==> run a: inputs <==
Design cpu_top_pipeline, start of the top module:
module cpu_top_pipeline (
    input wire clk,
    input wire rst,
    output wire [7:0]  imem_addr,
    input  wire [15:0] imem_data,
    output wire [7:0]  dmem_addr,
    output wire [15:0] dmem_wdata,
    output wire        dmem_we,
    input  wire [15:0] dmem_rdata,
    output wire        halted
);
    wire [15:0] if_pc, if_instr;
    wire if_stall, if_flush;
    wire [15:0] id_pc, id_instr;
    wire [3:0] id_opcode, id_rd, id_rs1, id_rs2;
    wire [15:0] id_rs1_data, id_rs2_data, id_imm;
    wire id_reg_write, id_alu_src, id_mem_read, id_mem_write, id_mem_to_reg;
    wire id_branch, id_branch_ne, id_jump;
    wire [3:0] id_alu_op;
    wire id_halt, id_pc_write;
    wire [15:0] ex1_pc, ex1_rs1_data, ex1_rs2_data, ex1_imm;
    wire [3:0] ex1_rd, ex1_rs1, ex1_rs2, ex1_alu_op;
    wire ex1_reg_write, ex1_alu_src, ex1_mem_read, ex1_mem_write, ex1_mem_to_reg;
    wire ex1_branch, ex1_branch_ne;
    wire [15:0] ex1_alu_result, ex1_branch_target;
    wire ex1_zero;
    wire [1:0] forward_a, forward_b;
    wire [15:0] ex1_rs1_fwd, ex1_rs2_fwd;
    wire [15:0] ex2_alu_result, ex2_rs2_data, ex2_branch_target;
    wire [3:0] ex2_rd;
    wire ex2_reg_write, ex2_mem_read, ex2_mem_write, ex2_mem_to_reg;
    wire ex2_branch, ex2_branch_ne, ex2_zero;
    wire [15:0] mem_alu_result, mem_rs2_data, mem_read_data, mem_branch_target;
    wire [3:0] mem_rd;
    wire mem_reg_write, mem_mem_read, mem_mem_write, mem_mem_to_reg;
    wire mem_branch, mem_branch_ne, mem_zero;
    wire [15:0] wb_alu_result, wb_mem_data, wb_write_data;
    wire [3:0] wb_rd;
    wire wb_reg_write, wb_mem_to_reg;
    wire stall_signal, flush_signal;
    wire branch_taken, jump_taken;
    wire [15:0] jump_target;
    wire ifid_write_en;
    reg fetch_stop;
    reg halt_ex1, halt_ex2, halt_mem, halt_wb;
    wire id_halt_go;
    assign halted = halt_wb;
    always @(posedge clk or posedge rst) begin
        if (rst) begin
  ...
Settings: LEC_CHECK=0, ABC_AREA=1, CAP_MARGIN=0, CORE_ASPECT_RATIO=1.05, CORE_MARGIN=2, CORE_UTILIZATION=71, CTS_CLUSTER_SIZE=14, GPL_ROUTABILITY_DRIVEN=1, MAX_ROUTING_LAYER=met5, PLACE_DENSITY_LB_ADDON=0.27, SLEW_MARGIN=40; clock period 3.22 ns.
run.sh (not shown) runs the stock make flow with config.mk's settings and CLKGATE_MAP_FILE=.
==> inputs of run b, as changes to run a <==
- ABC_AREA: 1 -> default
- CAP_MARGIN: 0 -> 20
- CELL_PAD_IN_SITES_DETAIL_PLACEMENT: default -> 1
- CELL_PAD_IN_SITES_GLOBAL_PLACEMENT: default -> 3
- CORE_ASPECT_RATIO: 1.05 -> default
- CORE_MARGIN: 2 -> 9
- CORE_UTILIZATION: 71 -> 28
- CTS_CLUSTER_DIAMETER: default -> 99
- CTS_CLUSTER_SIZE: 14 -> default
- GPL_ROUTABILITY_DRIVEN: 1 -> 0
- MAX_ROUTING_LAYER: met5 -> default
- PLACE_DENSITY_LB_ADDON: 0.27 -> 0.16
- SLEW_MARGIN: 40 -> 20
==> flow/constraint.sdc (replaced) <==
create_clock -name core_clock -period 5.5 [get_ports {clk}]
set_input_delay 1.1000 -clock core_clock [delete_from_list [all_inputs] [get_ports {clk}]]
set_output_delay 1.1000 -clock core_clock [all_outputs]
set_load 0.01 [all_outputs]
==> comparison <==
Run a stopped in global routing (5_1_grt) on GRT-0232. Run b produced a clean layout. The die area of run b is 2.6 times that of run a. Against run a, the synthesized area of run b is lower by about 6.6%. In run b the synthesized cell count is smaller than in run a, by about 24%.
==> figures <==
Result of the run: run b timing/DRC/antenna clean; run a stopped before the end
Stage where the flow stopped: run b -; run a global routing (5_1_grt)
Placement-stage cell area: run b 25800 µm²; run a 28300 µm²
Top cell area share: run b 0.495; run a 0.462
Area fraction in mux cells: run b 0.0212; run a 0.00572
Post-Syn Area: run b 23500 µm²; run a 25200 µm²
Cells in synth_stat.txt: run b 2503; run a 3301
Worst setup slack after placement: run b -8.96 ps; run a -617 ps
Post-Synth Adder-Cell Area: run b 0.0329; run a 0.0307
Post-CTS Setup Bufs: run b 0; run a 31
Core Region: run b 82600 µm²; run a 34900 µm²
Count of cell types in the netlist: run b 85; run a 53
Die height: run b 308 µm; run a 197 µm
Synthesized Nets: run b 2597; run a 3395
Compound-cell area share of the yosys netlist: run b 0.234; run a 0.150
Sequential cell area fraction in the yosys report: run b 0.495; run a 0.462
Row count: run b 105; run a 70
Cell count after synthesis: run b 2503; run a 3301
Synth Area in XOR/XNOR: run b 0.0205; run a 0.0132

---

==> trial 91: inputs <==
Starting RTL as in the previous note.
Design cpu_top_pipeline, start of the top module:
module cpu_top_pipeline (
    input wire clk,
    input wire rst,
    output wire [7:0]  imem_addr,
    input  wire [15:0] imem_data,
    output wire [7:0]  dmem_addr,
    output wire [15:0] dmem_wdata,
    output wire        dmem_we,
    input  wire [15:0] dmem_rdata,
    output wire        halted
);
make LEC_CHECK=0 ABC_AREA=1 CAP_MARGIN=20 CORE_ASPECT_RATIO=1.65 CORE_MARGIN=8 CORE_UTILIZATION=27 CTS_CLUSTER_SIZE=59 GPL_ROUTABILITY_DRIVEN=1 GPL_TIMING_DRIVEN=0 HOLD_SLACK_MARGIN=0.25 MAX_ROUTING_LAYER=met5 PLACE_DENSITY_LB_ADDON=0.21 SLEW_MARGIN=30 TNS_END_PERCENT=55 finish   # period 7.98 ns
==> inputs of trial 28, as changes to trial 91 <==
CAP_MARGIN = 0   (was 20)
CORE_ASPECT_RATIO = unset   (was 1.65)
CORE_MARGIN = 2   (was 8)
CORE_UTILIZATION = 71   (was 27)
CTS_CLUSTER_SIZE = 50   (was 59)
GPL_ROUTABILITY_DRIVEN = unset   (was 1)
GPL_TIMING_DRIVEN = unset   (was 0)
HOLD_SLACK_MARGIN = unset   (was 0.25)
MAX_ROUTING_LAYER = unset   (was met5)
PLACE_DENSITY = 0.8   (was unset)
PLACE_DENSITY_LB_ADDON = unset   (was 0.21)
SETUP_SLACK_MARGIN = 1.01   (was unset)
SLEW_MARGIN = 20   (was 30)
TNS_END_PERCENT = unset   (was 55)
==> flow/constraint.sdc (replaced) <==
create_clock -name core_clock -period 3.77 [get_ports {clk}]
set_input_delay 0.7540 -clock core_clock [delete_from_list [all_inputs] [get_ports {clk}]]
set_output_delay 0.7540 -clock core_clock [all_outputs]
set_load 0.01 [all_outputs]
==> inputs of build 90, as changes to trial 91 <==
ABC_AREA = unset   (was 1)
CAP_MARGIN = 5   (was 20)
CORE_ASPECT_RATIO = unset   (was 1.65)
CORE_MARGIN = 2   (was 8)
CORE_UTILIZATION = 68   (was 27)
CTS_CLUSTER_SIZE = 36   (was 59)
GPL_ROUTABILITY_DRIVEN = unset   (was 1)
GPL_TIMING_DRIVEN = unset   (was 0)
HOLD_SLACK_MARGIN = unset   (was 0.25)
MAX_ROUTING_LAYER = unset   (was met5)
PLACE_DENSITY_LB_ADDON = unset   (was 0.21)
SLEW_MARGIN = 20   (was 30)
TNS_END_PERCENT = unset   (was 55)
==> flow/constraint.sdc (replaced) <==
create_clock -name core_clock -period 3.01 [get_ports {clk}]
set_input_delay 0.6020 -clock core_clock [delete_from_list [all_inputs] [get_ports {clk}]]
set_output_delay 0.6020 -clock core_clock [all_outputs]
set_load 0.01 [all_outputs]
==> flow_summary.yaml <==
# yosys + openroad results
synthesis:
  ys_top_cells_by_area: "dfrtp_1 46%, nand2_1 12%, o21ai_0 6.9%"
  ys_cells: 3301
  syn-cell-area_mm2: 0.0252
outcome:
  outcome: "finished clean"
worst_setup_path:
  crit_required_ns: 8.48
floorplan:
  dieHeight_um: 408
  fp_util: 0.271
clocking:
  post_cts_buffers: 0
finish:
  comb_area_mm2: 0.0110
place:
  placed_cell_area_mm2: 0.0279
  place.detailed.hpwl_mm: 104
detailed_routing:
  routed-wl-met2_mm: 66.9
  wl_mm: 129
global_routing:
  met2_usage: 0.453
  grt_usage: 0.248
The numbers above come from trial 91.

==> flow_summary.yaml <==
# yosys + openroad results
synthesis:
  syn-cell-area_mm2: 0.0235
  ys_top_cells_by_area: "dfrtp_1 50%, a21oi_1 6.3%, nor2_1 5.8%"
  ys_cells: 2503
detailed_routing:
  routed-wl-met2_mm: 40.9
  wl_mm: 97.2
global_routing:
  grt_usage: 0.505
  met2_usage: 0.746
place:
  placed_cell_area_mm2: 0.0270
  place.detailed.hpwl_mm: 54.3
final_timing:
  setup_violations: 17
  finalWorstSetupSlack_ns: -1.94
finish:
  comb_area_mm2: 0.0121
floorplan:
  fp_util: 0.686
  dieHeight_um: 190
clocking:
  post_cts_buffers: 24
outcome:
  outcome: "finished with violations"
  so.violations: "setup timing"
The numbers above come from build 90.

==> flow_summary.yaml <==
# yosys + openroad results
finish:
  comb_area_mm2: 0.0123
final_timing:
  finalWorstSetupSlack_ns: -0.745
  setup_violations: 14
outcome:
  so.violations: "setup timing"
  outcome: "finished with violations"
floorplan:
  dieHeight_um: 192
global_routing:
  met2_usage: 0.790
synthesis:
  ys_cells: 3301
  ys_top_cells_by_area: "dfrtp_1 46%, nand2_1 12%, o21ai_0 6.9%"
The numbers above come from trial 28.

